**flow/config.mk**
```make
export PLATFORM = sky130hd
export DESIGN_NAME = geofence
export DESIGN_NICKNAME = geofence
export VERILOG_FILES = /design/flow/design.v
export SDC_FILE = /design/flow/constraint.sdc
export NUM_CORES = 4
export LEC_CHECK = 0
export CAP_MARGIN = 0
export CELL_PAD_IN_SITES_GLOBAL_PLACEMENT = 3
export CORE_ASPECT_RATIO = 0.55
export CORE_MARGIN = 2
export CORE_UTILIZATION = 35
export CTS_CLUSTER_DIAMETER = 306
export CTS_CLUSTER_SIZE = 94
export GPL_ROUTABILITY_DRIVEN = 0
export GPL_TIMING_DRIVEN = 0
export MAX_ROUTING_LAYER = met4
export MIN_ROUTING_LAYER = met2
export PLACE_DENSITY = 0.92
export SLEW_MARGIN = 15
export TNS_END_PERCENT = 60
```
**flow/constraint.sdc**
```tcl
create_clock -name core_clock -period 5.5 [get_ports {clk}]
set_input_delay 1.1000 -clock core_clock [delete_from_list [all_inputs] [get_ports {clk}]]
set_output_delay 1.1000 -clock core_clock [all_outputs]
set_load 0.01 [all_outputs]
```
**flow/design.v**
```verilog
`timescale 1ps/1ps
module geofence ( clk,reset,X,Y,valid,is_inside);
  input clk;
  input reset;
  input [9:0] X;
  input [9:0] Y;
  output reg valid;
  output reg is_inside;
  reg me;
  reg  signed [11:0] ma,mb;
  wire signed [23:0] mo; 
  wire mv;
  multi_div #(
    .SIZE_A(12),
    .SIZE_B(12),
    .SIGNED(1),
    .STEP_SIZE(1) 
  ) multi_u1(
    .clk(clk),.reset(reset),
    .en(me),
    .select(1'b0),
    .a(ma),
    .b(mb),
    .P(mo),
    .div_zero(),
    .Valid(mv),
    .Busy()
  );
  reg [2:0] state;
  reg [2:0] state_counter_0,state_counter_1;
  reg [2:0] state_step;
  reg [9:0] check_point [1:0];
  reg [9:0] geofence_point [5:0][1:0];
  reg       check_signed;
  reg signed [26:0] DATA_REG;
  parameter READ_DATA     = 0;
  parameter SORT_POINT    = 1;
  parameter CHECK_IN_SIDE = 2;
  parameter DATA_OUT      = 3;
  integer i;
  always @(posedge clk or posedge reset) begin
    if (reset) begin
      state <= READ_DATA;
      state_step <= 0;
      state_counter_0 <= 0;
      state_counter_1 <= 0;
      me <= 0;
      is_inside <= 1;
    end else begin
      case (state)
        READ_DATA:begin
          if(state_counter_0==0)begin
            check_point[0] <= X;
            check_point[1] <= Y;
            state_counter_0 <= state_counter_0 + 1;
          end
          else begin
            if(state_counter_0 == 6)begin
              state <= SORT_POINT;
              state_counter_0 <= 1;
              state_counter_1 <= 2;
              me <= 0;
            end
            else state_counter_0 <= state_counter_0 + 1;
            geofence_point[state_counter_0-1][0] <= X;
            geofence_point[state_counter_0-1][1] <= Y;
          end 
        end
        SORT_POINT:begin
          case(state_step)
            0:begin
              ma <= (geofence_point[state_counter_0][0] - geofence_point[0][0]) ;  
              mb <= (geofence_point[state_counter_1][1] - geofence_point[0][1]) ;  
              me <= 1;
              state_step <= state_step + 1;
            end
            1:begin
              me <= 0;
              if(mv)begin
                me <= 1;
                DATA_REG <= mo; 
                state_step <= state_step + 1;
                ma <= (geofence_point[state_counter_0][1] - geofence_point[0][1]) ;  
                mb <= (geofence_point[state_counter_1][0] - geofence_point[0][0]) ;  
              end
            end
            2:begin
              me <= 0;
              if(mv)begin
                DATA_REG <= $signed($signed(DATA_REG)-$signed(mo));
                state_step <= state_step + 1;
              end
            end
            3:begin
                if( $signed(DATA_REG) <= 0 )begin
                  geofence_point[state_counter_0][0] <= geofence_point[state_counter_1][0]; 
                  geofence_point[state_counter_0][1] <= geofence_point[state_counter_1][1]; 
                  geofence_point[state_counter_1][0] <= geofence_point[state_counter_0][0]; 
                  geofence_point[state_counter_1][1] <= geofence_point[state_counter_0][1]; 
                end
              state_step <= state_step + 1;
            end
            4:begin
              if(state_counter_0==4)begin
                state <= CHECK_IN_SIDE;
                state_counter_0 <= 0;
                state_counter_1 <= 0;
              end
              else if(state_counter_1==5)begin
                state_counter_0 <= state_counter_0 + 1;
                state_counter_1 <= state_counter_0 + 2;
              end 
              else begin
                state_counter_1 <= state_counter_1 + 1;
              end
              state_step <= 0;
            end
          endcase
        end
        CHECK_IN_SIDE:begin
          case(state_step)
            0:begin 
              ma <= (geofence_point[state_counter_0][0] - check_point[0] );
              mb <= (geofence_point[ ((state_counter_0+1)==6 ? 0:(state_counter_0+1)) ][1] - geofence_point[state_counter_0][1] );
              me <= 1;
              state_step <= state_step + 1;
            end
            1:begin
              me <= 0;
              if(mv)begin
                DATA_REG <= mo;
                state_step <= state_step + 1;
              end
            end
            2:begin
              ma <= (geofence_point[state_counter_0][1] - check_point[1] );
              mb <= (geofence_point[ ((state_counter_0+1)==6 ? 0:(state_counter_0+1)) ][0] - geofence_point[state_counter_0][0]);
              me <= 1;
              state_step <= state_step + 1;
            end
            3:begin
              me <= 0;
              if(mv)begin
                if(state_counter_0==0) begin
                  check_signed <= (($signed(DATA_REG)-$signed(mo))>0)? 1:0;
                  state_counter_0 <= state_counter_0 + 1;
                end
                else begin
                  if(check_signed != ((($signed(DATA_REG)-$signed(mo))>0)? 1:0) )begin
                    is_inside <= 0;
                    state <= DATA_OUT;
                  end else if(state_counter_0==5)begin
                    state <= DATA_OUT;
                  end else begin
                    state_counter_0 <= state_counter_0 + 1;
                  end
                end
                state_step <= 0;
              end
            end
          endcase
        end
        default begin
          state <= READ_DATA;
          state_step <= 0;
          state_counter_0 <= 0;
          state_counter_1 <= 0;
          me <= 0;
          is_inside <= 1;
        end
      endcase
    end
  end
  always@(*)begin
    valid <= (state == DATA_OUT) ? 1'b1:1'b0;
  end
endmodule
module multi_div
#(
  parameter SIZE_A = 128,
  parameter SIZE_B = 64,
  parameter SIGNED = 0,
  parameter STEP_SIZE = 1 
)(
  input wire clk,reset,
  input wire en,
  input wire select,
  input wire [SIZE_A-1:0] a,
  input wire [SIZE_B-1:0] b,
  output reg [SIZE_A+SIZE_B-1:0] P,
  output reg div_zero,
  output reg Valid,
  output reg Busy
);
  parameter READ_IN       = 0,
            CALCULATE     = 1,
            PREPARE_DATA  = 2,
            DATA_OUT      = 3;
  reg [1:0] state;
  reg [9:0] state_counter;
  reg neg_signed;
  reg [SIZE_A-1:0] data_b;
  reg [SIZE_A+SIZE_B:0] r;   
  always@(*)begin
    Valid <= (state == DATA_OUT) ? 1'b1:1'b0;
    Busy  <= (state == CALCULATE || state == PREPARE_DATA) ? 1'b1:1'b0;
  end
  always@(posedge clk or posedge reset)begin
    if(reset)begin
      state <= READ_IN;
      state_counter <= 0;
    end else begin
      case(state)
        READ_IN   :begin
          if(en)begin
            if(select && b==0)begin
              state <= DATA_OUT;
              div_zero <= 1;
            end else begin
              state <= CALCULATE;
              div_zero <= 0;
            end 
            state_counter <= 0;
          end  
        end
        CALCULATE :begin
          if(state_counter == (SIZE_A/STEP_SIZE)-1)begin
            state <= PREPARE_DATA;
            state_counter <= 0;
          end
          else begin
            state_counter <= state_counter + 1;
          end
        end
        PREPARE_DATA:begin
          state <= DATA_OUT;
          state_counter <= 0;
        end
        DATA_OUT  :begin
          state <= READ_IN;
          state_counter <= 0;
        end
        default begin
          state <= READ_IN;
          state_counter <= 0;
        end
      endcase
    end
  end
  reg [SIZE_A-1:0] na;
  reg [SIZE_B-1:0] nb;
  reg in_select;
  integer i;
  always@(posedge clk or posedge reset)begin
    if(reset)begin
      r = 0;
      data_b = 0;
			P = 0;
      neg_signed = 0;
    end else begin
      case(state)
        READ_IN   :begin
          if(en)begin
            if(SIGNED)begin
              neg_signed = a[SIZE_A-1] ^ b[SIZE_B-1];
              na = a[SIZE_A-1] ? -a:a;
              nb = b[SIZE_B-1] ? -b:b;
            end
            else begin
              na = a;
              nb = b;
            end
            r = {na,1'b0,{SIZE_B{1'b0}}};
            data_b = nb;
            in_select = select;
          end  
        end
        CALCULATE :begin
          for(i=0;i<STEP_SIZE;i=i+1)begin 
          	r = r[SIZE_A+SIZE_B] ? ((r<<1)+data_b) : (r<<1);
          end
        end
        PREPARE_DATA:begin
          P = r[SIZE_A+SIZE_B-1:0];
          if(neg_signed)begin
            P = -P;
          end
        end
      endcase
    end
  end
endmodule
```
**flow/run.sh**
```bash
#!/bin/bash
# the make line also repeats each setting of config.mk as NAME=value (left out here)
make -C /OpenROAD-flow-scripts/flow DESIGN_CONFIG=/design/flow/config.mk WORK_HOME=/design/flow/orfs CLKGATE_MAP_FILE= finish
```
==> results of run 1 <==
==> timing repair <==
action,in CTS
endpoints found under the setup margin,21
pin swaps,4
setup buffers,17
gates resized,92
==> layer usage <==
layer / overflow / global-route usage, %
met1: - / -
met5: - / -
met3: 2439 / 104.1
met4: 51 / 38.72
met2: 71 / 76.37
==> metrics by stage <==
stage	util [%]	TNS [ns]	instances	hold slack (ns)	power (mW)
4_1_cts	38.86	0	3785	0.5279	3.309
2_1_floorplan	-	-0.5545	2829	0.4100	2.354
3_3_place_gp	37.57	-261.05	3752	0.4783	2.424
3_5_place_dp	38.05	-22.39	3765	0.4797	2.430
==> run summary, run 1 <==
run results: Post-synth regs=around 280, yosys adder share=8.446%, mux share=approximately 5.4%, post-synthesis sequential area ratio=about 34%, most common cell in the netlist=nand2_1, CTS Buf Count=6, Placement Setup Slack=-1.999 ns, Die Area=about 70000 µm², core area=roughly 67000 µm², IO Pins=24, yosys cell count=~2800, clock buffer depth=3, Chip Width=~350 µm, Mean Syn Cell Area=8.379 µm², status=stopped before the end, hold_buf cts=0, top cells, area=edfxtp_1, dfrtp_1, ha_1, nand2_1, o21ai_0, comb area leader=AND-OR/OR-AND gates, Post-synth EDFFs=between 150 and 200, XORs/XNORs by Area=under 10%, Commonest flop=edfxtp_1, total gr overflow=about 2600, htree depth=1, post-synthesis cell area=23700 µm², yosys stat area=23700 µm², Detailed Place HPWL=roughly 98000 µm, yosys warns=4, last flow stage reached=global routing (5_1_grt), Error=[ERROR GRT-0116] Global routing finished with congestion. Check the congestion regions in the DRC Viewer., top cells by count=nand2_1, o21ai_0, a21oi_1, edfxtp_1, inv_1, Post-Syn Nets=3005, Die Y=197 µm, Compound Share, Synth=between 20% and 30%, share of flip-flops with an asynchronous set or reset=between 30% and 40%, Simple-Gate Area Share=between 15 and 20%, clock root cell=clkbuf_16, total track usage=about four fifths, area share, top type=24.07%, PortBufs=23, CTS Sinks=roughly 280, Cell Area, Placed=approximately 25000 µm², area leader, netlist=edfxtp_1, Init Core Util=between 30% and 40%, Unique cell types=approximately 94, Mapped Cells=around 2800, Site Rows=70
==> run 2: changes to the inputs <==
- CELL_PAD_IN_SITES_GLOBAL_PLACEMENT: 3 -> default
- CORE_ASPECT_RATIO: 0.55 -> default
- CORE_UTILIZATION: 35 -> 66
- CTS_CLUSTER_DIAMETER: 306 -> 55
- CTS_CLUSTER_SIZE: 94 -> 25
- GPL_ROUTABILITY_DRIVEN: 0 -> default
- GPL_TIMING_DRIVEN: 0 -> default
- MAX_ROUTING_LAYER: met4 -> default
- MIN_ROUTING_LAYER: met2 -> default
- PLACE_DENSITY: 0.92 -> default
- SLEW_MARGIN: 15 -> 20
- TNS_END_PERCENT: 60 -> default
- clock period: 5.5 -> 2.82 ns (I/O delays scaled with it)
==> run summary, run 2 <==
run results: status=stopped before the end, last flow stage reached=global routing (5_1_grt), Error=[ERROR GRT-0232] Routing congestion too high. Check the congestion heatmap in the GUI., mux share=~5.4%, clock root cell=clkbuf_16, yosys stat area=approximately 24000 µm², yosys warns=4, total gr overflow=roughly 330, CTS Buf Count=31, Chip Width=roughly 190 µm, Placement Setup Slack=-1.560 ns, area share, top type=about a quarter, Post-Syn Nets=3005, Mapped Cells=between 2000 and 3000, post-synthesis sequential area ratio=between 30% and 40%, yosys adder share=8.446%, CTS Sinks=between 200 and 300, Commonest flop=edfxtp_1, Init Core Util=roughly 67%, GPL Wtd Cong=approximately 1.1, IO Pins=24, share of flip-flops with an asynchronous set or reset=around a third, Detailed Place HPWL=68230 µm, PortBufs=23, most common cell in the netlist=nand2_1, Die Area=about 37000 µm², hold_buf cts=0, Unique cell types=between 90 and 100, comb area leader=AND-OR/OR-AND gates, core area=~35000 µm², top cells, area=edfxtp_1, dfrtp_1, ha_1, nand2_1, o21ai_0, Site Rows=69, htree depth=1, post-synthesis cell area=about 24000 µm², total track usage=86.56%, XORs/XNORs by Area=around 4.2%, area leader, netlist=edfxtp_1, Die Y=193.5 µm, Post-synth EDFFs=roughly 190, top cells by count=nand2_1, o21ai_0, a21oi_1, edfxtp_1, inv_1, yosys cell count=2829, Post-synth regs=about 280, Simple-Gate Area Share=between 10% and 20%, Mean Syn Cell Area=around 8.4 µm², clock buffer depth=3, Compound Share, Synth=approximately a quarter
## run 2: per-layer routing
metal,GRT overflow,global-route usage [%]
met5,4,46.62
met4,158,89.40
met3,27,77.04
met2,135,97.37
met1,10,85.90
## run 2: metrics by stage
stage               area [µm²]  utilization, %  hold WS, ns  std cells
CTS                      31340           88.33       0.4910       3813
detailed placement       28440           80.15       0.4615       3671
global placement         28440           80.15       0.4614       3671
floorplan                24240               -       0.4100       2829
## run 2: what timing repair did
| action | in CTS |
|---|---|
| hold endpoints to repair | 0 |
| gates cloned | 3 |
| resized | 303 |
| setup endpoints to repair | 252 |
| pin swaps | 147 |
| setup buffers | 89 |
==> run 3: changes to the inputs <==
- CAP_MARGIN: 0 -> 20
- CTS_CLUSTER_DIAMETER: 55 -> default
- CTS_CLUSTER_SIZE: 25 -> 41
- clock period: 2.82 -> 3.66 ns (I/O delays scaled with it)
==> run summary, run 3 <==
yosys + openroad results -> Crit-path slowest cell=dfrtp_1, CTS clk-pin slew, worst paths=~0.07 ns, Chip Width=193.5 µm, R2R Setup Slk=-0.83 ns, reg-to-reg startpoint=state_counter_0[2], Post-Route WL=92790 µm, Worst Tran Pin Value=around 1.1 ns, largest net degree at the start of global routing=140, seq pwr=3.39 mW, Final period util=122.7%, XORs/XNORs by Area=between 4 and 5%, Max Clock Skew=0.03568 ns, most common cell in the netlist=nand2_1, status=complete, but fails checks, Routed Antenna Nets=0, Final Core Density=between 80% and 90%, yosys warns=4, TritonCTS clock tree=yes, htree depth=1, yosys adder share=between 8 and 9%, worst path required time=~4.0 ns, Comb power=178 µW, Fillers=about 2100, PortBufs=23, Die Area=37450 µm², Arr. time, crit path=a little under 5 ns, f_max=222.7 MHz, Pleak=approximately 12 nW, routed len/inst=about 26 µm, WP buf/inv=4, DR vias/cell=7.186, area leader, netlist=edfxtp_1, setup TNS=-9.406 ns, Post-synth EDFFs=between 150 and 200, GPL Wtd Cong=around 1.1, Logic area=about 15000 µm², total iterations of the first detailed-routing run=10, FF+latch area=between 7000 and 8000 µm², hold crit path type=reg2reg, total gr overflow=0, Post-Syn Nets=roughly 3000, CP peak stage delay=between 0.4 and 0.5 ns, Detailed Place HPWL=roughly 65000 µm, Unique cell types=~94, Compound Share, Synth=approximately a quarter, Layout Check Fails=negative setup slack, Int Pwr=between 5 and 6 mW, Hold Crit Start=state[3], P&R area growth vs syn=21.64%, Rel. slew slack=24.96%, vias in the first global route=24404, yosys stat area=around 24000 µm², antenna violations before repair=7, Worst Hold End=state[0], RSZ-0062 raised after global routing=true, NetSw=between 1.5 and 2 mW, Post-synth regs=around 280, Top pwr grp=the clock network, final worst setup slack=-0.8305 ns, total track usage=approximately 46%, clock root cell=clkbuf_16, Crit Path Category=reg2reg, DR vias=between 20000 and 30000, crit path to=ma[9], Register-to-Register Path Depth=22, crit path capture type=register, Max-cap violations=0, Die Y=about 190 µm, clock buffer depth=3, Simple-Gate Area Share=between 10% and 20%, CTS Buf Count=31, Tool Warnings=~50, Startpoint Class=register, top cells by count=nand2_1, o21ai_0, a21oi_1, edfxtp_1, inv_1, CP cell instances=buf_6 > inv_8 > ha_4 > buf_6 > and2_4 > a222oi_1 > nand2_1 > mux2i_4 > inv_4 > ha_4 > nor2b_2 > o21ai_2 > a21boi_2 > o21ai_2 > a21boi_2 > o21ai_1 > nand2b_1 > a21o_1 > a21oi_2 > xnor2_1 > mux2i_1 > mux2i_1, Init Core Util=roughly two thirds, crit path from=state_counter_0[2], placed cells=3432, Post-Layout Cell Count=3556, Mapped Cells=around 2800, share of flip-flops with an asynchronous set or reset=32.38%, total power=7.078 mW, mux share=approximately 5.4%, first-pass GRT wire length=~140000 µm, post-synthesis cell area=23700 µm², Final setup viols=19, initial DRC count=between 3000 and 4000, Pwr Density=between 200 and 250 nW/µm², comb area leader=AND-OR/OR-AND gates, Commonest flop=edfxtp_1, yosys cell count=between 2000 and 3000, IO Pins=24, post-synthesis sequential area ratio=33.69%, Combinational Power Share=under 10%, hold_buf cts=0, Period minus WS final=approximately 4.5 ns, Clock power frac=between 40% and 50%, area share, top type=about a quarter, final hold violations=0, fin. max-slew vios=0, hold_ws=between 0.4 and 0.5 ns, worst hold stages=1, maximum VDD drop=between 0.4 and 0.5 mV, CTS Sinks=about 280, top cells, area=edfxtp_1, dfrtp_1, ha_1, nand2_1, o21ai_0, Site Rows=~69, clk latency late pin=roughly 0.62 ns, fin nets=between 3000 and 4000, family with the most delay on the worst path=AND-OR/OR-AND gates, Mean Syn Cell Area=~8.4 µm², power in the clock group=3.51 mW, core area=~35000 µm², Reg power frac=around 48%, Crit Reg-Reg Endpoint=ma[9], Sw Share=21.99%, Levels on crit path=22, crit path max fanout=7, drc violations=0
## run 3: per-layer routing
| layer | GRT usage, % | part of all wire (%) | up-vias |
|---|---|---|---|
| li1 | - | - | 10831 |
| met1 | 56.84 | 35 | 11727 |
| met2 | 74.44 | 44 | 2308 |
| met3 | 10.01 | 13 | 685 |
| met4 | 28.19 | 8.4 | 4 |
| met5 | 0 | 0.032 | - |
## run 3: area by class of cell
| class | count | share of cell area (%) |
|---|---|---|
| Antenna cell | 7 | 0.06075 |
| Clock buffer | 36 | 2.899 |
| Clock inverter | 22 | 1.020 |
| Inverter | 169 | 2.269 |
| Multi-Input combinational cell | 2190 | 52.87 |
| Sequential cell | 281 | 27.74 |
| Tap cell | 461 | 2.000 |
| Timing Repair Buffer | 390 | 11.14 |
## run 3: per-stage QoR
stage | cell area (µm²) | worst slack, ns
after CTS | 28410 | -0.4689
after global placement | 26540 | -0.7006
after global routing | 28820 | -0.9650
final | 28830 | -0.8305
after detailed placement | 26540 | -0.7138
after floorplan | 24150 | -0.3483
## run 3: repair_timing
item / in CTS / in global routing
endpoints found under the setup margin: 22 / 29
cloned: 0 / 0
pin swaps: 79 / 37
gates resized: 115 / 75
setup buffers: 51 / 13
==> run 4: changes to the inputs <==
- CORE_UTILIZATION: 66 -> 70
- CTS_CLUSTER_SIZE: 41 -> default
- HOLD_SLACK_MARGIN: default -> -0.1
- PLACE_DENSITY_LB_ADDON: default -> 0.0
- SETUP_SLACK_MARGIN: default -> 1.2
- clock period: 3.66 -> 4.52 ns (I/O delays scaled with it)
==> run summary, run 4 <==
yosys + openroad results -> total iterations of the first detailed-routing run=12, family with the most delay on the worst path=buffers and inverters, NetSw=1.227 mW, IO Pins=24, CTS Sinks=around 280, Global Route met3 Usage=9.246%, Init Core Util=between 70% and 80%, Arr. time, crit path=around 4.9 ns, Fillers=roughly 1900, Die Area=~35000 µm², yosys stat area=about 24000 µm², Post-Route WL=approximately 91000 µm, post-synthesis cell area=about 24000 µm², mux share=under 10%, CTS clk-pin slew, worst paths=~0.060 ns, Post-Layout Cell Count=between 3000 and 4000, htree depth=1, GPL Wtd Cong=roughly 1.0, Worst Tran Pin Value=~1.1 ns, power in the clock group=between 2 and 3 mW, total gr overflow=0, Simple-Gate Area Share=about 17%, met1 Usage GRT=just under 60%, Routed Antenna Nets=0, Final period util=102.4%, most common cell in the netlist=nand2_1, Unique cell types=about 94, final instance area=between 20000 and 30000 µm², clock root cell=clkbuf_16, antenna violations before repair=2, area leader, netlist=edfxtp_1, worst path required time=around 4.8 ns, yosys cell count=around 2800, CP cell instances=buf_6 > buf_6 > buf_6 > buf_6 > ha_4 > and2_4 > buf_8 > a221oi_2 > nand2_1 > o21ai_2 > inv_2 > ha_1 > o21ai_2 > a21boi_2 > buf_4 > buf_4 > buf_4 > buf_4 > buf_4 > buf_4 > buf_4 > nor2_1 > o21ai_0 > a21oi_1, Register-to-Register Path Depth=24, Post-synth EDFFs=190, share of flip-flops with an asynchronous set or reset=between 30% and 40%, hold_ws=0.4873 ns, crit path from=state_counter_0[1], routed len/inst=roughly 27 µm, fin. max-slew vios=0, Placement Setup Slack=-0.05005 ns, XORs/XNORs by Area=under 10%, Final setup viols=1, Post-synth regs=approximately 280, total power=around 5.4 mW, Int Pwr=4.218 mW, Chip Width=~190 µm, Post-Syn Nets=between 3000 and 4000, Max-cap violations=0, core area=33450 µm², crit path to=ma[3], seq pwr=approximately 2.7 mW, comb area leader=AND-OR/OR-AND gates, CP peak stage delay=0.52 ns, Site Rows=67, GR Util met2=roughly 77%, TritonCTS clock tree=yes, Layout Check Fails=negative setup slack, top cells, area=edfxtp_1, dfrtp_1, ha_1, nand2_1, o21ai_0, Pleak=between 10 and 15 nW, f_max=approximately 220 MHz, R2R Setup Slk=-0.11 ns, Tool Warnings=~47, Period minus WS final=4.629 ns, vias in the first global route=around 24000, gr busiest metal=met2, area share, top type=about a quarter, Reg power frac=50.4%, Top pwr grp=sequential cells, P&R area growth vs syn=16.21%, final worst setup slack=-0.1090 ns, Die Y=188.0 µm, Mean Syn Cell Area=about 8.4 µm², largest net degree at the start of global routing=about 110, WP buf/inv=13, first-pass GRT wire length=roughly 130000 µm, Cell Area, Placed=about 25000 µm², total track usage=about 48%, Mapped Cells=~2800, RSZ-0062 raised after global routing=true, Combinational Power Share=between 2 and 3%, Max Clock Skew=around 0.032 ns, Crit Reg-Reg Endpoint=ma[3], Worst Hold End=is_inside, clk latency late pin=0.60 ns, fin nets=3076, final hold violations=0, Comb power=about 140 µW, Crit-path slowest cell=a21oi_1, yosys warns=4, drc violations=0, Final Core Density=a little over 80%, top cells by count=nand2_1, o21ai_0, a21oi_1, edfxtp_1, inv_1, worst hold stages=2, maximum VDD drop=around 0.3 mV, Compound Share, Synth=between 20% and 30%, placed cells=about 3200, CTS Buf Count=31, Pwr Density=197.7 nW/µm², setup TNS=-0.1090 ns, Levels on crit path=24, PortBufs=23, crit path capture type=register, post-synthesis sequential area ratio=33.69%, clock buffer depth=3, DR vias/cell=7.454, Rel. slew slack=26.16%, Worst path most repeated cell=buf_4, Clock power frac=about 47%, yosys adder share=8.446%, hold_buf cts=0, Startpoint Class=register, status=complete, but fails checks, DR vias=roughly 25000, Commonest flop=edfxtp_1, Detailed Place HPWL=between 60000 and 70000 µm, Crit Path Category=reg2reg, Sw Share=22.53%, crit path max fanout=8, Hold Crit Start=is_inside, hold crit path type=reg2reg, reg-to-reg startpoint=state_counter_0[1], initial DRC count=approximately 4000
## run 4: what timing repair did
item / CTS / global route
endpoints found under the setup margin: 41 / 54
buffers inserted: 70 / 27
cloned: 3 / 0
pin swaps: 70 / 81
gates resized: 109 / 112
## run 4: routing by layer
layer / vias to the layer above / wire length (µm) / share of wire, %
met2: 2455 / 40130 / 44
met5: - / 0 / 0
met3: 699 / 12170 / 13
li1: 10501 / - / -
met1: 11496 / 30740 / 34
met4: 0 / 7953 / 8.7
## run 4: cell type report
cell class              instances  area (µm²)  share of cell area [%]
multi-input cells            2190       15350                   55.73
flip-flops and latches        281        7998                   29.03
repair buffers                227        1987                   7.213
clock buffers                  38       833.3                   3.025
inverters                     169       656.9                   2.385
well taps                     448       560.5                   2.035
clock inverters                19       155.1                  0.5632
diodes                          2       5.005                 0.01817
==> run 5: changes to the inputs <==
- CELL_PAD_IN_SITES_DETAIL_PLACEMENT: default -> 2
- CORE_UTILIZATION: 70 -> 46
- HOLD_SLACK_MARGIN: -0.1 -> 0.29
- MAX_ROUTING_LAYER: default -> met5
- PLACE_DENSITY_LB_ADDON: 0.0 -> 0.15
- SETUP_SLACK_MARGIN: 1.2 -> default
- clock period: 4.52 -> 3.8 ns (I/O delays scaled with it)
==> run summary, run 5 <==
run results: Post-synth regs=around 280, Die Y=around 230 µm, GPL Wtd Cong=0.9961, core area=51090 µm², yosys cell count=2829, comb area leader=AND-OR/OR-AND gates, area share, top type=24.07%, yosys warns=4, Site Rows=between 80 and 90, status=stopped before the end, yosys stat area=between 20000 and 25000 µm², post-synthesis cell area=~24000 µm², Init Core Util=46.39%, last flow stage reached=clock tree synthesis (4_1_cts), area leader, netlist=edfxtp_1, mux share=5.379%, Die Area=53360 µm², top cells, area=edfxtp_1, dfrtp_1, ha_1, nand2_1, o21ai_0, Cell Area, Placed=~27000 µm², top cells by count=nand2_1, o21ai_0, a21oi_1, edfxtp_1, inv_1, placed cells=roughly 3600, Chip Width=approximately 230 µm, most common cell in the netlist=nand2_1, PortBufs=23, IO Pins=24, Post-Syn Nets=between 3000 and 4000, Mapped Cells=roughly 2800, Simple-Gate Area Share=around 17%, Post-synth EDFFs=190, Unique cell types=about 94, Detailed Place HPWL=around 100000 µm, Commonest flop=edfxtp_1, Error=[ERROR DPL-0033] detailed placement checks failed during check placement., post-synthesis sequential area ratio=approximately 34%, share of flip-flops with an asynchronous set or reset=about a third, Compound Share, Synth=~25%, Mean Syn Cell Area=about 8.4 µm², XORs/XNORs by Area=roughly 4.2%, yosys adder share=approximately 8.4%
run 5: per-stage QoR:
| stage | TNS (ns) | power (mW) | setup slack [ns] |
|---|---|---|---|
| 3_5_place_dp | -12.92 | 3.505 | -1.119 |
| 3_3_place_gp | -5.157 | 3.489 | -0.5993 |
| 2_1_floorplan | -1.191 | 3.407 | -0.2092 |
==> run 6: changes to the inputs <==
- CELL_PAD_IN_SITES_DETAIL_PLACEMENT: 2 -> default
- CORE_UTILIZATION: 46 -> 52
- HOLD_SLACK_MARGIN: 0.29 -> default
- MAX_ROUTING_LAYER: met5 -> default
- PLACE_DENSITY_LB_ADDON: 0.15 -> default
- clock period: 3.8 -> 2.98 ns (I/O delays scaled with it)
==> run summary, run 6 <==
yosys + openroad results -> yosys warns=4, Logic area=between 15000 and 20000 µm², Post-Route WL=about 97000 µm, Rel. slew slack=approximately two fifths, clk latency late pin=roughly 0.57 ns, top cells, area=edfxtp_1, dfrtp_1, ha_1, nand2_1, o21ai_0, Levels on crit path=27, power in the clock group=4.11 mW, worst hold stages=1, crit path from=state_counter_0[0], comb area leader=AND-OR/OR-AND gates, Routed Antenna Nets=0, Post-Syn Nets=around 3000, TritonCTS clock tree=yes, final instance area=32470 µm², clock buffer depth=3, most common cell in the netlist=nand2_1, worst path required time=between 3 and 4 ns, Arr. time, crit path=around 4.4 ns, Max Clock Skew=about 0.017 ns, Fillers=3373, yosys stat area=about 24000 µm², DR vias/cell=6.346, CTS Buf Count=35, Detailed Place HPWL=slightly above 70000 µm, total iterations of the first detailed-routing run=12, routed len/inst=around 24 µm, Site Rows=slightly below 80, top cells by count=nand2_1, o21ai_0, a21oi_1, edfxtp_1, inv_1, Register-to-Register Path Depth=27, mux share=about 5.4%, f_max=around 240 MHz, hold_buf cts=0, Int Pwr=6.571 mW, Commonest flop=edfxtp_1, RSZ-0062 raised after global routing=true, Post-synth regs=281, family with the most delay on the worst path=simple AND/OR/NAND/NOR gates, total track usage=just under 40%, Hold Crit Start=state[3], drc violations=0, Tool Warnings=approximately 46, area share, top type=roughly a quarter, area leader, netlist=edfxtp_1, CP peak stage delay=between 0.4 and 0.5 ns, Final period util=138.4%, vias in the first global route=approximately 25000, Max-cap violations=0, crit path max fanout=6, IO Pins=24, Compound Share, Synth=approximately a quarter, initial DRC count=2995, Init Core Util=52.46%, yosys adder share=8.446%, status=complete, but fails checks, DR vias=between 20000 and 30000, fin nets=3553, Clock power frac=between 40% and 50%, WP buf/inv=1, R2R Setup Slk=-1.15 ns, antenna violations before repair=3, Top pwr grp=sequential cells, Crit Path Category=reg2reg, total gr overflow=0, core area=about 45000 µm², crit path capture type=register, Startpoint Class=register, CTS Sinks=281, post-synthesis sequential area ratio=33.69%, largest net degree at the start of global routing=about 70, Reg power frac=between 40% and 50%, Crit Reg-Reg Endpoint=mb[10], Worst Hold End=state[0], Crit-path slowest cell=dfrtp_2, Unique cell types=~94, Mapped Cells=2829, Chip Width=~220 µm, first-pass GRT wire length=around 140000 µm, htree depth=2, Simple-Gate Area Share=between 10% and 20%, Final setup viols=48, Combinational Power Share=between 2 and 3%, share of flip-flops with an asynchronous set or reset=between 30 and 40%, hold crit path type=reg2reg, CTS clk-pin slew, worst paths=approximately 0.050 ns, maximum VDD drop=around 0.47 mV, yosys cell count=2829, Post-synth EDFFs=~190, Die Y=around 220 µm, final worst setup slack=-1.145 ns, Mean Syn Cell Area=8.379 µm², final hold violations=0, Comb power=219 µW, Layout Check Fails=negative setup slack, Worst Tran Pin Value=between 0.8 and 0.9 ns, crit path to=mb[10], FF+latch area=about 8000 µm², P&R area growth vs syn=36.96%, Cell Area, Placed=between 20000 and 30000 µm², post-synthesis cell area=around 24000 µm², NetSw=~1.9 mW, seq pwr=approximately 4.2 mW, fin. max-slew vios=0, Die Area=approximately 47000 µm², total power=8.495 mW, Pwr Density=261.6 nW/µm², Sw Share=between 20% and 30%, Final Core Density=a little under three quarters, PortBufs=23, XORs/XNORs by Area=around 4.2%, clock root cell=clkbuf_16, Period minus WS final=4.125 ns, GPL Wtd Cong=1.070, reg-to-reg startpoint=state_counter_0[0], Pleak=approximately 14 nW
==> run 6: metal layers <==
metal  track usage (%)  share of wire, %  routed length, µm
met2             65.29                47              45740
met5                 0                 0                  0
met3             5.649               8.9               8687
met4             22.63               6.2               6050
met1             49.70                38              36670
==> run 6: area by class of cell <==
type	instances	share of cell area, %
antenna	3	0.02312
clock buffer	47	2.898
clock inverter	15	0.4316
inverter	169	2.031
multi-input combinational	2190	49.40
sequential	281	24.63
tap	600	2.312
timing repair buffer	700	18.27
==> run 6: repair_timing <==
item	CTS	global route
resized	201	250
setup buffers	98	70
endpoints found under the setup margin	118	145
cloned	1	2
pin swaps	108	124
==> run 6: metrics by stage <==
stage | setup TNS [ns] | hold WS (ns) | setup WS (ns) | std cells
floorplan | -45.90 | 0.4100 | -1.028 | 2829
global placement | -30.63 | 0.4762 | -1.358 | 3808
detailed placement | -32.32 | 0.4565 | -1.395 | 3808
CTS | -18.74 | 0.4740 | -1.071 | 3963
global route | -29.27 | 0.4848 | -1.406 | 4005
finish | -20.82 | 0.4730 | -1.145 | 4005
==> run 7: changes to the inputs <==
- ABC_AREA: default -> 1
- CORE_UTILIZATION: 52 -> 69
- clock period: 2.98 -> 7.33 ns (I/O delays scaled with it)
==> run summary, run 7 <==
yosys + openroad results -> status=complete, no violations, Fillers=between 2000 and 2500, CTS Buf Count=34, Compound Share, Synth=about a quarter, largest net degree at the start of global routing=around 80, family with the most delay on the worst path=AND-OR/OR-AND gates, total power=3.526 mW, Levels on crit path=20, Worst Tran Pin Value=approximately 1.2 ns, area share, top type=about a quarter, met1 wire length=33360 µm, P&R area growth vs syn=8.166%, Sw Share=a little under a quarter, f_max=about 170 MHz, fin. max-slew vios=0, fin nets=between 3000 and 4000, CTS clk-pin slew, worst paths=approximately 0.06 ns, Crit Reg-Reg Endpoint=mb[8], Die Y=about 190 µm, crit path from=state_counter_0[1], final hold violations=0, Simple-Gate Area Share=between 20 and 25%, Worst path most repeated cell=nand2_1, WL met3=about 19000 µm, Routed Antenna Nets=0, Init Core Util=70.24%, drc violations=0, Detailed Place HPWL=66690 µm, reg-to-reg startpoint=state_counter_0[1], Final period util=just under 80%, IO Pins=24, Register-to-Register Path Depth=20, CTS Sinks=281, RSZ-0062 raised after global routing=false, Post-Route WL=a little under 100000 µm, hold_buf cts=0, vias in the first global route=around 25000, Period minus WS final=between 5 and 6 ns, Max Clock Skew=between 0.02 and 0.025 ns, Startpoint Class=register, Chip Width=~190 µm, clock buffer depth=3, crit path max fanout=20, GPL Wtd Cong=between 1 and 1.5, Crit-path slowest cell=o21ai_1, antenna violations before repair=3, Crit Path Category=reg2reg, comb area leader=AND-OR/OR-AND gates, Reg power frac=between 40% and 50%, R2R Setup Slk=1.50 ns, met2 WL=36960 µm, Hold Crit Start=state[3], Clock power frac=roughly 49%, Commonest flop=edfxtp_1, core area=approximately 34000 µm², total track usage=between 50 and 60%, NetSw=roughly 830 µW, Post-synth regs=between 200 and 300, CP peak stage delay=between 0.6 and 0.7 ns, Int Pwr=2.696 mW, worst hold stages=1, Rel. slew slack=between 10% and 20%, top sig layer=met5, Post-Syn Nets=3394, seq pwr=around 1.7 mW, clk latency late pin=0.59 ns, DR vias/cell=just over 7, post-synthesis cell area=between 20000 and 25000 µm², hold crit path type=reg2reg, Mean Syn Cell Area=7.337 µm², crit path capture type=register, PortBufs=23, total iterations of the first detailed-routing run=16, Top pwr grp=the clock network, mux share=0.04769%, Cell Area, Placed=roughly 24000 µm², Final setup viols=0, yosys warns=4, Arr. time, crit path=6.13 ns, Setup Fix Bufs, Post-CTS=0, first-pass GRT wire length=145000 µm, Pleak=10.89 nW, yosys cell count=approximately 3200, DR vias=26627, CP cell instances=inv_1 > ha_1 > nand2_1 > buf_4 > nand2_1 > o21ai_1 > inv_1 > fa_1 > inv_1 > nand2_1 > o21ai_0 > inv_1 > o21ai_0 > nand3_1 > nand2_1 > nand2_1 > nand2_1 > o21ai_0 > a21oi_1 > a31oi_1, share of flip-flops with an asynchronous set or reset=about a third, final instance area=~26000 µm², clock root cell=clkbuf_16, initial DRC count=about 5300, Comb power=approximately 110 µW, area leader, netlist=edfxtp_1, post-cts resize count=0, routed len/inst=between 20 and 30 µm, htree depth=2, power in the clock group=1.72 mW, Tool Warnings=between 40 and 50, yosys stat area=around 24000 µm², XORs/XNORs by Area=under 10%, setup TNS=0 ns, Worst Hold End=state[0], crit path to=mb[8], Mapped Cells=roughly 3200, Final Core Density=approximately 76%, worst path required time=7.64 ns, WP buf/inv=5, most common cell in the netlist=nand2_1, Combinational Power Share=~3.1%, Max-cap violations=0, top cells by count=nand2_1, inv_1, o21ai_0, a21oi_1, edfxtp_1, post-synthesis sequential area ratio=33.82%, top cells, area=edfxtp_1, nand2_1, dfrtp_1, ha_1, inv_1, TritonCTS clock tree=yes, Pwr Density=138.1 nW/µm², yosys adder share=approximately 8.5%, Post-synth EDFFs=190, Unique cell types=66, Site Rows=between 60 and 70, maximum VDD drop=about 0.19 mV, Die Area=around 36000 µm², total gr overflow=0
## run 7: layout make-up
cell class	instances	area [µm²]	share of cell area [%]
multi-input cells	2329	13380	52.40
flip-flops and latches	281	7988	31.28
inverters	498	1874	7.339
clock buffers	40	904.6	3.542
repair buffers	76	639.4	2.503
well taps	448	560.5	2.195
clock inverters	21	188.9	0.7398
diodes	1	2.502	0.009798
## run 7: metrics by stage
step / hold slack, ns / instances / worst slack (ns)
after floorplan: 0.3519 / 3218 / -0.4625
after global placement: 0.4482 / 3631 / 2.114
after detailed placement: 0.4584 / 3631 / 1.948
after CTS: 0.4688 / 3692 / 1.937
after global routing: 0.5011 / 3693 / 1.414
final: 0.4676 / 3694 / 1.503
## run 7: routing by layer
metal / global-route usage [%] / vias up
li1: - / 11208
met1: 69.33 / 11954
met2: 72.80 / 2741
met3: 24.80 / 722
met4: 31.40 / 2
met5: 1.236 / -
==> run 8: changes to the inputs <==
- ABC_AREA: 1 -> default
- CORE_UTILIZATION: 69 -> 70
- CTS_CLUSTER_DIAMETER: default -> 30
- PLACE_DENSITY_LB_ADDON: default -> 0.19
- SETUP_SLACK_MARGIN: default -> 0.49
- clock period: 7.33 -> 4.52 ns (I/O delays scaled with it)
==> run summary, run 8 <==
yosys + openroad results -> NetSw=1.998 mW, clock buffer depth=3, clock root cell=clkbuf_16, Site Rows=67, Pleak=approximately 12 nW, Mapped Cells=~2800, Period minus WS final=~4.7 ns, family with the most delay on the worst path=AND-OR/OR-AND gates, worst hold stages=2, antenna violations before repair=10, Commonest flop=edfxtp_1, Compound Share, Synth=between 20 and 30%, Pwr Density=just under 300 nW/µm², Routed Antenna Nets=0, Unique cell types=94, TritonCTS clock tree=yes, Mean Syn Cell Area=roughly 8.4 µm², Crit Path Category=reg2reg, yosys warns=4, Worst Tran Pin Value=between 2 and 2.5 ns, drc violations=0, total track usage=56.03%, crit path capture type=register, placed cells=roughly 3200, CP cell instances=buf_4 > ha_1 > nor2b_2 > a22o_1 > a221oi_1 > nand2_1 > o21ai_2 > inv_1 > ha_4 > nand2_1 > nand2_1 > a21oi_2 > buf_4 > xnor2_1 > o21ai_0 > a21oi_1, Reg power frac=between 30% and 40%, final worst setup slack=-0.2287 ns, Post-Layout Cell Count=between 3000 and 4000, CTS Buf Count=around 73, RSZ-0062 raised after global routing=true, routed len/inst=30.98 µm, Tool Warnings=approximately 45, share of flip-flops with an asynchronous set or reset=32.38%, status=complete, but fails checks, area share, top type=around a quarter, Detailed Place HPWL=around 63000 µm, Layout Check Fails=max-capacitance violations, max-slew violations, negative setup slack, Post-synth EDFFs=around 190, post-synthesis sequential area ratio=between 30% and 40%, Sw Share=23.94%, CTS Sinks=between 200 and 300, yosys stat area=between 20000 and 25000 µm², DR vias=around 27000, Levels on crit path=16, yosys cell count=between 2000 and 3000, CTS clk-pin slew, worst paths=approximately 0.060 ns, IO Pins=24, Max Clock Skew=roughly 0.14 ns, most common cell in the netlist=nand2_1, Chip Width=around 190 µm, Final Core Density=86.08%, power in the clock group=5.45 mW, Register-to-Register Path Depth=16, fin nets=3121, Combinational Power Share=about 1.7%, reg-to-reg startpoint=state_counter_0[0], Top pwr grp=the clock network, htree depth=3, clk latency late pin=about 0.73 ns, Worst Hold End=is_inside, Final setup viols=6, area leader, netlist=edfxtp_1, P&R area growth vs syn=21.47%, post-synthesis cell area=between 20000 and 25000 µm², Startpoint Class=register, Crit-path slowest cell=xnor2_1, WP buf/inv=3, core area=approximately 33000 µm², Simple-Gate Area Share=roughly 17%, Arr. time, crit path=~5.2 ns, final hold violations=0, setup TNS=-0.4928 ns, seq pwr=2.75 mW, fin. max-slew vios=2, total power=roughly 8.3 mW, Max-cap violations=1, comb area leader=AND-OR/OR-AND gates, top cells, area=edfxtp_1, dfrtp_1, ha_1, nand2_1, o21ai_0, initial DRC count=roughly 5900, Rel. slew slack=-55.35%, R2R Setup Slk=-0.23 ns, crit path to=ma[4], hold crit path type=reg2reg, crit path from=state_counter_0[0], Worst path most repeated cell=nand2_1, Hold Crit Start=is_inside, Placement Setup Slack=-0.06227 ns, Int Pwr=around 6.3 mW, Final period util=105.1%, top cells by count=nand2_1, o21ai_0, a21oi_1, edfxtp_1, inv_1, largest net degree at the start of global routing=91, Crit Reg-Reg Endpoint=ma[4], mux share=about 5.4%, maximum VDD drop=0.3457 mV, vias in the first global route=~26000, hold_buf cts=0, Post-Route WL=~110000 µm, Die Y=about 190 µm, f_max=approximately 210 MHz, Die Area=35350 µm², Comb power=141 µW, Post-Syn Nets=about 3000, XORs/XNORs by Area=approximately 4.2%, first-pass GRT wire length=150900 µm, PortBufs=23, worst path required time=between 4 and 5 ns, Init Core Util=a little under three quarters, DR vias/cell=between 7 and 8, total iterations of the first detailed-routing run=22, CP peak stage delay=0.68 ns, GPL Wtd Cong=between 1 and 1.5, Post-synth regs=approximately 280, Clock power frac=roughly two thirds, crit path max fanout=6, yosys adder share=between 8 and 9%, total gr overflow=0
==> run 8: repair_timing <==
item	in CTS	in global routing
buffers inserted	55	33
endpoints found under the setup margin	13	24
pin swaps	56	54
resized	91	89
==> run 8: routing by layer <==
metal  track usage [%]  part of all wire, %  up-vias
met2             82.61                   40     3278
met3             22.22                   17     1263
met4             49.03                   12       12
met5                 0                 0.15        -
met1             63.03                   30    12133
li1                  -                    -    10608
==> run 8: final cells by class <==
type / instances / area [µm²]
clock buffers: 90 / 1961
fillers: 1675 / 4656
inverters: 169 / 659.4
well taps: 448 / 560.5
diodes: 7 / 17.52
multi-input cells: 2190 / 15170
clock inverters: 40 / 541.8
repair buffers: 230 / 1891
flip-flops and latches: 281 / 7995
==> run 8: stage by stage <==
step,area [µm²],hold WS [ns]
floorplan,24120,0.4100
global placement,24950,0.4633
detailed placement,24950,0.4680
CTS,28140,0.4774
global route,28780,0.5081
finish,28790,0.4770
==> run 9: changes to the inputs <==
- CORE_UTILIZATION: 70 -> 61
- CTS_CLUSTER_DIAMETER: 30 -> default
- CTS_CLUSTER_SIZE: default -> 57
- PLACE_DENSITY_LB_ADDON: 0.19 -> default
- SETUP_SLACK_MARGIN: 0.49 -> -0.19
- clock period: 4.52 -> 2.87 ns (I/O delays scaled with it)
==> run summary, run 9 <==
yosys + openroad results -> Register-to-Register Path Depth=22, area leader, netlist=edfxtp_1, Arr. time, crit path=roughly 4.7 ns, Final period util=152.0%, first-pass GRT wire length=around 150000 µm, Post-Layout Cell Count=3864, Levels on crit path=22, most common cell in the netlist=nand2_1, Mean Syn Cell Area=between 8 and 9 µm², yosys cell count=2829, clock buffer depth=3, worst hold stages=1, top cells by count=nand2_1, o21ai_0, a21oi_1, edfxtp_1, inv_1, TritonCTS clock tree=yes, htree depth=1, routed len/inst=28.37 µm, Site Rows=approximately 72, worst path required time=3.22 ns, crit path from=state_counter_0[0], Detailed Place HPWL=between 60000 and 70000 µm, PortBufs=23, Comb power=roughly 220 µW, DR vias/cell=7.212, CTS Buf Count=31, Top pwr grp=sequential cells, Worst Tran Pin Value=between 1 and 1.5 ns, Startpoint Class=register, clk latency late pin=0.63 ns, Fillers=2181, f_max=229.3 MHz, Simple-Gate Area Share=17.06%, family with the most delay on the worst path=AND-OR/OR-AND gates, comb area leader=AND-OR/OR-AND gates, Combinational Power Share=2.5%, power in the clock group=4.08 mW, DR vias=27866, Worst path most repeated cell=o21ai_1, Layout Check Fails=negative setup slack, Post-synth regs=between 200 and 300, Pleak=13.29 nW, Post-synth EDFFs=between 150 and 200, CTS clk-pin slew, worst paths=about 0.06 ns, largest net degree at the start of global routing=~92, Int Pwr=approximately 6.6 mW, share of flip-flops with an asynchronous set or reset=between 30% and 40%, yosys stat area=23700 µm², Routed Antenna Nets=0, drc violations=0, reg-to-reg startpoint=state_counter_0[0], NetSw=2.040 mW, Post-Route WL=around 110000 µm, CP cell instances=ha_4 > nor2b_4 > or2_4 > nand2_4 > o21ai_4 > a221oi_1 > nand2_1 > a221o_1 > nor2b_1 > ha_1 > nor2b_1 > o21ai_1 > a21boi_1 > o21ai_1 > a21boi_1 > o21ai_1 > nand2b_1 > a21o_1 > a21oi_1 > xnor2_1 > mux2i_1 > mux2i_1, CP peak stage delay=around 0.48 ns, yosys warns=4, crit path capture type=register, total track usage=46.66%, Period minus WS final=4.362 ns, Unique cell types=approximately 94, Clock power frac=between 40% and 50%, Logic area=between 15000 and 20000 µm², Pwr Density=approximately 270 nW/µm², Init Core Util=61.62%, final hold violations=0, Max-cap violations=0, placed cells=roughly 3700, Worst Hold End=state[0], Final Core Density=81.54%, Reg power frac=about half, crit path to=mb[9], antenna violations before repair=12, status=complete, but fails checks, vias in the first global route=25827, P&R area growth vs syn=32.33%, CTS Sinks=between 200 and 300, Rel. slew slack=~28%, core area=38470 µm², Placement Setup Slack=-1.495 ns, Max Clock Skew=just over 0.03 ns, seq pwr=roughly 4.3 mW, Sw Share=between 20% and 30%, initial DRC count=about 5000, final worst setup slack=-1.492 ns, Crit Path Category=reg2reg, Commonest flop=edfxtp_1, post-synthesis sequential area ratio=between 30 and 40%, hold crit path type=reg2reg, Crit Reg-Reg Endpoint=mb[9], Chip Width=between 200 and 250 µm, fin. max-slew vios=0, Tool Warnings=approximately 47, Mapped Cells=about 2800, Hold Crit Start=state[3], Die Y=roughly 200 µm, maximum VDD drop=between 0.4 and 0.5 mV, Compound Share, Synth=between 20% and 30%, total iterations of the first detailed-routing run=11, XORs/XNORs by Area=about 4.2%, R2R Setup Slk=-1.49 ns, clock root cell=clkbuf_16, Crit-path slowest cell=dfrtp_2, area share, top type=around 24%, Final setup viols=about 250, total gr overflow=0, WP buf/inv=0, GPL Wtd Cong=~1.1, post-synthesis cell area=roughly 24000 µm², yosys adder share=8.446%, Die Area=40450 µm², top cells, area=edfxtp_1, dfrtp_1, ha_1, nand2_1, o21ai_0, FF+latch area=roughly 8000 µm², IO Pins=24, mux share=under 10%, crit path max fanout=5, Post-Syn Nets=3005, RSZ-0062 raised after global routing=true, fin nets=roughly 3500
==> run 9: repair_timing <==
item / CTS / global route
buffers inserted: 38 / 49
gates resized: 141 / 212
gates cloned: 0 / 4
setup endpoints to repair: 85 / 93
hold buffers: 0 / 0
pin swaps: 64 / 99
==> run 9: area by class of cell <==
| cell class | instances | share of cell area, % |
|---|---|---|
| antenna | 6 | 0.04787 |
| inverter | 169 | 2.102 |
| multi-input combinational | 2190 | 50.22 |
| timing repair buffer | 642 | 16.97 |
| clock inverter | 14 | 0.3670 |
| clock buffer | 44 | 2.736 |
| tap | 518 | 2.066 |
| sequential | 281 | 25.49 |
==> run 9: layer usage <==
metal  up-vias  routed length [µm]  global-route usage [%]
li1      11329                   -                       -
met4        12               10800                   30.82
met3       926               16220                   10.74
met5         -                 133                       0
met2      2779               45730                   73.29
met1     12820               36730                   57.74
==> run 9: stage by stage <==
stage	hold WS, ns	instance area (µm²)	TNS [ns]	power, mW
2_1_floorplan	0.4100	24200	-64.11	4.511
3_3_place_gp	0.4454	28370	-50.21	4.604
3_5_place_dp	0.4554	28370	-57.85	4.612
4_1_cts	0.4714	30110	-32.47	8.464
5_1_grt	0.5190	31360	-89.23	8.720
6_report	0.5107	31370	-84.02	8.620
==> run 10: changes to the inputs <==
- ABC_AREA: default -> 1
- CORE_UTILIZATION: 61 -> 70
- CTS_CLUSTER_DIAMETER: default -> 37
- CTS_CLUSTER_SIZE: 57 -> 15
- MAX_ROUTING_LAYER: default -> met4
- PLACE_DENSITY_LB_ADDON: default -> 0.2
- SETUP_SLACK_MARGIN: -0.19 -> 1.08
- clock period: 2.87 -> 3.65 ns (I/O delays scaled with it)
==> run summary, run 10 <==
run results: Simple-Gate Area Share=roughly a fifth, XORs/XNORs by Area=around 2.2%, Error=[ERROR GRT-0116] Global routing finished with congestion. Check the congestion regions in the DRC Viewer., yosys adder share=under 10%, clock root cell=clkbuf_16, Unique cell types=roughly 66, area leader, netlist=edfxtp_1, hold_buf cts=0, Site Rows=between 60 and 70, total gr overflow=approximately 340, placed cells=~3900, top cells by count=nand2_1, inv_1, o21ai_0, a21oi_1, edfxtp_1, htree depth=2, most common cell in the netlist=nand2_1, Post-synth regs=281, Init Core Util=70.77%, GPL Wtd Cong=1.356, share of flip-flops with an asynchronous set or reset=roughly a third, post-synthesis sequential area ratio=around 34%, Post-synth EDFFs=around 190, Compound Share, Synth=25.32%, top cells, area=edfxtp_1, nand2_1, dfrtp_1, ha_1, inv_1, Die Y=between 150 and 200 µm, PortBufs=23, Detailed Place HPWL=roughly 70000 µm, yosys cell count=about 3200, CTS Buf Count=50, Commonest flop=edfxtp_1, mux share=less than 1%, Mean Syn Cell Area=7.337 µm², comb area leader=AND-OR/OR-AND gates, total track usage=around 83%, CTS Sinks=roughly 280, Chip Width=187.7 µm, yosys warns=4, yosys stat area=23610 µm², Cell Area, Placed=26560 µm², post-synthesis cell area=~24000 µm², last flow stage reached=global routing (5_1_grt), area share, top type=24.16%, Die Area=between 30000 and 40000 µm², core area=33360 µm², status=stopped before the end, IO Pins=24, Post-Syn Nets=~3400, Mapped Cells=between 3000 and 4000, clock buffer depth=3
==> run 10: what timing repair did <==
item,4_1_cts
endpoints found under the setup margin,249
cloned,8
resized,327
setup buffers,103
pin swaps,134
==> run 10: per-layer routing <==
layer / track usage (%) / GRT overflow
met5: - / -
met3: 68.35 / 16
met1: 80.91 / 9
met2: 96.70 / 215
met4: 81.13 / 103
==> run 10: per-stage QoR <==
step / util [%] / worst slack (ns) / TNS (ns)
3_5_place_dp: 79.61 / -0.3230 / -1.684
3_3_place_gp: 79.61 / -0.1601 / -0.4976
4_1_cts: 91.24 / -0.1042 / -0.4008
2_1_floorplan: - / -0.09355 / -8.227
==> run 11: changes to the inputs <==
- ABC_AREA: 1 -> default
- CORE_UTILIZATION: 70 -> 64
- CTS_CLUSTER_DIAMETER: 37 -> default
- CTS_CLUSTER_SIZE: 15 -> default
- MAX_ROUTING_LAYER: met4 -> default
- PLACE_DENSITY_LB_ADDON: 0.2 -> default
- SETUP_SLACK_MARGIN: 1.08 -> 1.11
- clock period: 3.65 -> 3.95 ns (I/O delays scaled with it)
==> run summary, run 11 <==
yosys + openroad results -> status=complete, but fails checks, Layout Check Fails=negative setup slack, Int Pwr=4.933 mW, Sw Share=23.82%, Site Rows=approximately 70, mux share=roughly 5.4%, comb area leader=AND-OR/OR-AND gates, Simple-Gate Area Share=~17%, Post-Route WL=96380 µm, worst path required time=4.24 ns, DR vias/cell=about 7.3, CTS Sinks=between 200 and 300, hold_ws=about 0.48 ns, share of flip-flops with an asynchronous set or reset=approximately a third, yosys stat area=roughly 24000 µm², post-synthesis cell area=23700 µm², Init Core Util=64.90%, first-pass GRT wire length=between 100000 and 150000 µm, Pwr Density=~220 nW/µm², post-synthesis sequential area ratio=33.69%, Routed Antenna Nets=0, clk latency late pin=~0.6 ns, Logic area=around 16000 µm², top cells by count=nand2_1, o21ai_0, a21oi_1, edfxtp_1, inv_1, IO Pins=24, Tool Warnings=between 40 and 50, Combinational Power Share=between 2 and 3%, Period minus WS final=around 4.3 ns, routed len/inst=27.03 µm, Hold Crit Start=is_inside, Post-synth regs=281, CTS clk-pin slew, worst paths=0.06 ns, area leader, netlist=edfxtp_1, Crit Reg-Reg Endpoint=ma[8], WP buf/inv=5, initial DRC count=3702, Arr. time, crit path=4.63 ns, Post-synth EDFFs=around 190, crit path capture type=register, R2R Setup Slk=-0.39 ns, final worst setup slack=-0.3913 ns, Placement Setup Slack=-0.4295 ns, Fillers=between 2000 and 2500, top cells, area=edfxtp_1, dfrtp_1, ha_1, nand2_1, o21ai_0, Worst Tran Pin Value=~1.1 ns, total iterations of the first detailed-routing run=12, core area=36520 µm², Max-cap violations=0, PortBufs=23, Register-to-Register Path Depth=22, total power=roughly 6.5 mW, family with the most delay on the worst path=AND-OR/OR-AND gates, RSZ-0062 raised after global routing=true, htree depth=2, CP peak stage delay=between 0.4 and 0.5 ns, Reg power frac=48.5%, CTS Buf Count=34, reg-to-reg startpoint=state_counter_0[1], clock root cell=clkbuf_16, crit path max fanout=6, total gr overflow=0, Comb power=between 150 and 200 µW, hold_buf cts=0, hold crit path type=reg2reg, P&R area growth vs syn=26.81%, Die Area=between 30000 and 40000 µm², Post-Syn Nets=approximately 3000, Final period util=109.9%, yosys warns=4, yosys adder share=approximately 8.4%, Chip Width=about 200 µm, CP cell instances=inv_4 > buf_6 > ha_4 > buf_6 > and2_4 > a222oi_1 > nand2_1 > mux2i_4 > inv_4 > buf_4 > fa_2 > nand2_2 > nand2_1 > a21oi_2 > o21ai_2 > a21oi_2 > o21bai_2 > a21oi_2 > nor2b_1 > nor3_1 > a211oi_1 > a21oi_1, FF+latch area=8003 µm², largest net degree at the start of global routing=88, area share, top type=24.07%, DR vias=approximately 26000, Worst path most repeated cell=a21oi_2, seq pwr=between 3 and 4 mW, vias in the first global route=between 20000 and 25000, Pleak=12.23 nW, Worst Hold End=is_inside, most common cell in the netlist=nand2_1, Rel. slew slack=between 20% and 30%, maximum VDD drop=0.2616 mV, Clock power frac=48.9%, Top pwr grp=the clock network, drc violations=0, worst hold stages=2, TritonCTS clock tree=yes, crit path from=state_counter_0[1], Die Y=slightly below 200 µm, GPL Wtd Cong=between 1 and 1.5, XORs/XNORs by Area=under 10%, yosys cell count=between 2000 and 3000, placed cells=roughly 3400, final hold violations=0, antenna violations before repair=6, Crit Path Category=reg2reg, clock buffer depth=3, power in the clock group=between 3 and 4 mW, Final setup viols=12, Unique cell types=between 90 and 100, Detailed Place HPWL=between 60000 and 70000 µm, Startpoint Class=register, Commonest flop=edfxtp_1, Post-Layout Cell Count=~3600, Max Clock Skew=approximately 0.037 ns, Crit-path slowest cell=dfrtp_2, NetSw=1.543 mW, Final Core Density=between 80 and 90%, Mean Syn Cell Area=8.379 µm², total track usage=a little under half, f_max=between 200 and 250 MHz, fin nets=between 3000 and 4000, Compound Share, Synth=25.10%, fin. max-slew vios=0, Mapped Cells=about 2800, Levels on crit path=22, crit path to=ma[8]
run 11: timing repair:
item,4_1_cts,5_1_grt
buffers inserted,62,56
gates resized,227,269
pin swaps,136,153
hold endpoints to repair,0,0
cloned,0,3
setup endpoints to repair,217,256
run 11: layout make-up:
class / instances / area share [%]
diodes: 5 / 0.04162
well taps: 468 / 1.948
clock inverters: 23 / 0.7159
repair buffers: 392 / 12.00
multi-input cells: 2190 / 53.53
clock buffers: 38 / 2.951
inverters: 169 / 2.194
flip-flops and latches: 281 / 26.62
run 11: through the flow:
step           setup TNS, ns  cell area [µm²]
2_1_floorplan        -0.2758            24240
3_3_place_gp          -1.918            26090
3_5_place_dp          -2.927            26090
4_1_cts               -1.530            28540
5_1_grt               -4.788            30060
6_report              -2.775            30060
run 11: metal layers:
metal  vias up  GRT usage (%)  share of wire, %
met4         2          27.92               8.6
met2      2334          72.94                43
met3       704          12.03                14
li1      10831              -                 -
met5         -              0             0.012
met1     12020          56.95                34
==> run 12: changes to the inputs <==
- CORE_UTILIZATION: 64 -> 66
- CTS_CLUSTER_DIAMETER: default -> 55
- SETUP_SLACK_MARGIN: 1.11 -> default
- clock period: 3.95 -> 3.44 ns (I/O delays scaled with it)
==> run summary, run 12 <==
yosys + openroad results -> status=complete, but fails checks, Layout Check Fails=negative setup slack, drc violations=0, final hold violations=0, first-pass GRT wire length=142300 µm, Top pwr grp=the clock network, Post-synth EDFFs=approximately 190, Startpoint Class=register, Comb power=roughly 190 µW, Commonest flop=edfxtp_1, vias in the first global route=~25000, fin. max-slew vios=0, mux share=approximately 5.4%, Max-cap violations=0, R2R Setup Slk=-1.21 ns, GPL Wtd Cong=around 1.1, DR vias/cell=around 7.3, share of flip-flops with an asynchronous set or reset=between 30% and 40%, post-synthesis sequential area ratio=about a third, Crit Path Category=reg2reg, Pleak=12.32 nW, total track usage=48.40%, final worst setup slack=-1.214 ns, Sw Share=23.16%, CTS Buf Count=37, Final Core Density=~83%, fin nets=between 3000 and 4000, Unique cell types=94, Compound Share, Synth=about a quarter, Detailed Place HPWL=about 66000 µm, Chip Width=193.5 µm, PortBufs=23, post-synthesis cell area=approximately 24000 µm², Arr. time, crit path=a little under 5 ns, Post-Syn Nets=~3000, clk latency late pin=a little under 0.6 ns, worst hold stages=2, worst path required time=about 3.8 ns, htree depth=2, comb area leader=AND-OR/OR-AND gates, initial DRC count=around 4000, Post-Route WL=99710 µm, power in the clock group=roughly 3.8 mW, Site Rows=slightly below 70, Final period util=135.3%, reg-to-reg startpoint=state_counter_0[2], P&R area growth vs syn=24.10%, CP peak stage delay=0.50 ns, Crit-path slowest cell=a21boi_1, Combinational Power Share=2.4%, CTS Sinks=approximately 280, Mean Syn Cell Area=8.379 µm², crit path to=ma[9], CP cell instances=buf_12 > clkinv_8 > ha_4 > buf_4 > mux2_2 > a222oi_1 > nand2_1 > mux2_4 > ha_1 > a21boi_2 > o21ai_2 > a21boi_1 > o21ai_1 > nand2b_1 > a21o_1 > a21oi_2 > xnor2_1 > mux2i_1 > mux2i_1, total iterations of the first detailed-routing run=10, DR vias=26522, clock buffer depth=3, Final setup viols=28, yosys cell count=2829, Register-to-Register Path Depth=19, maximum VDD drop=around 0.40 mV, WP buf/inv=3, crit path capture type=register, top cells by count=nand2_1, o21ai_0, a21oi_1, edfxtp_1, inv_1, yosys stat area=between 20000 and 25000 µm², Cell Area, Placed=~27000 µm², RSZ-0062 raised after global routing=true, antenna violations before repair=6, crit path from=state_counter_0[2], Tool Warnings=about 50, Die Area=roughly 37000 µm², Hold Crit Start=is_inside, top cells, area=edfxtp_1, dfrtp_1, ha_1, nand2_1, o21ai_0, yosys adder share=around 8.4%, Worst Tran Pin Value=about 1.1 ns, Period minus WS final=4.654 ns, Rel. slew slack=28.23%, yosys warns=4, Int Pwr=5.868 mW, Levels on crit path=19, crit path max fanout=8, TritonCTS clock tree=yes, NetSw=between 1.5 and 2 mW, Pwr Density=approximately 260 nW/µm², hold crit path type=reg2reg, area leader, netlist=edfxtp_1, Reg power frac=between 40% and 50%, Post-synth regs=approximately 280, seq pwr=between 3 and 4 mW, Init Core Util=between 60% and 70%, Worst path most repeated cell=mux2i_1, Routed Antenna Nets=0, Clock power frac=between 50% and 60%, Worst Hold End=is_inside, Max Clock Skew=between 0.015 and 0.02 ns, total gr overflow=0, XORs/XNORs by Area=under 10%, largest net degree at the start of global routing=about 150, Die Y=between 150 and 200 µm, area share, top type=between 20 and 25%, routed len/inst=around 28 µm, Mapped Cells=approximately 2800, clock root cell=clkbuf_16, IO Pins=24, most common cell in the netlist=nand2_1, family with the most delay on the worst path=AND-OR/OR-AND gates, Crit Reg-Reg Endpoint=ma[9], f_max=~210 MHz, core area=35480 µm², Simple-Gate Area Share=between 15 and 20%, final instance area=29420 µm², CTS clk-pin slew, worst paths=approximately 0.060 ns
run 12: metrics by stage:
step	hold WS [ns]	setup WS (ns)	TNS, ns	instances	power (mW)
2_1_floorplan	0.4100	-0.5683	-6.817	2829	3.763
3_3_place_gp	0.4406	-0.8764	-9.369	3481	3.844
3_5_place_dp	0.4684	-0.9782	-11.91	3481	3.851
4_1_cts	0.4778	-0.6836	-8.023	3584	7.564
5_1_grt	0.5013	-1.288	-17.86	3606	7.741
6_report	0.4819	-1.214	-15.09	3609	7.637
run 12: layout make-up:
type / instances / area (µm²)
Sequential cell: 281 / 7995
Tap cell: 461 / 576.8
Clock inverter: 16 / 143.9
Inverter: 169 / 661.9
Timing Repair Buffer: 437 / 3610
Fill cell: 2031 / 6066
Antenna cell: 5 / 12.51
Clock buffer: 50 / 1025
Multi-Input combinational cell: 2190 / 15390
run 12: metal layers:
metal / wire length (µm) / part of all wire (%) / global-route usage, % / vias up
li1: - / - / - / 10935
met1: 33040 / 33 / 58.47 / 12140
met2: 43360 / 43 / 76.28 / 2628
met3: 14350 / 14 / 12.71 / 815
met4: 8933 / 9.0 / 32.43 / 4
met5: 26 / 0.026 / 0 / -
run 12: what timing repair did:
| action | in CTS | in global routing |
|---|---|---|
| hold buffers | 0 | 0 |
| gates resized | 105 | 137 |
| pin swaps | 59 | 99 |
| hold endpoints to repair | 0 | 0 |
| setup buffers | 39 | 28 |
| endpoints found under the setup margin | 29 | 36 |
Power is estimated from default activity; no workload was simulated.
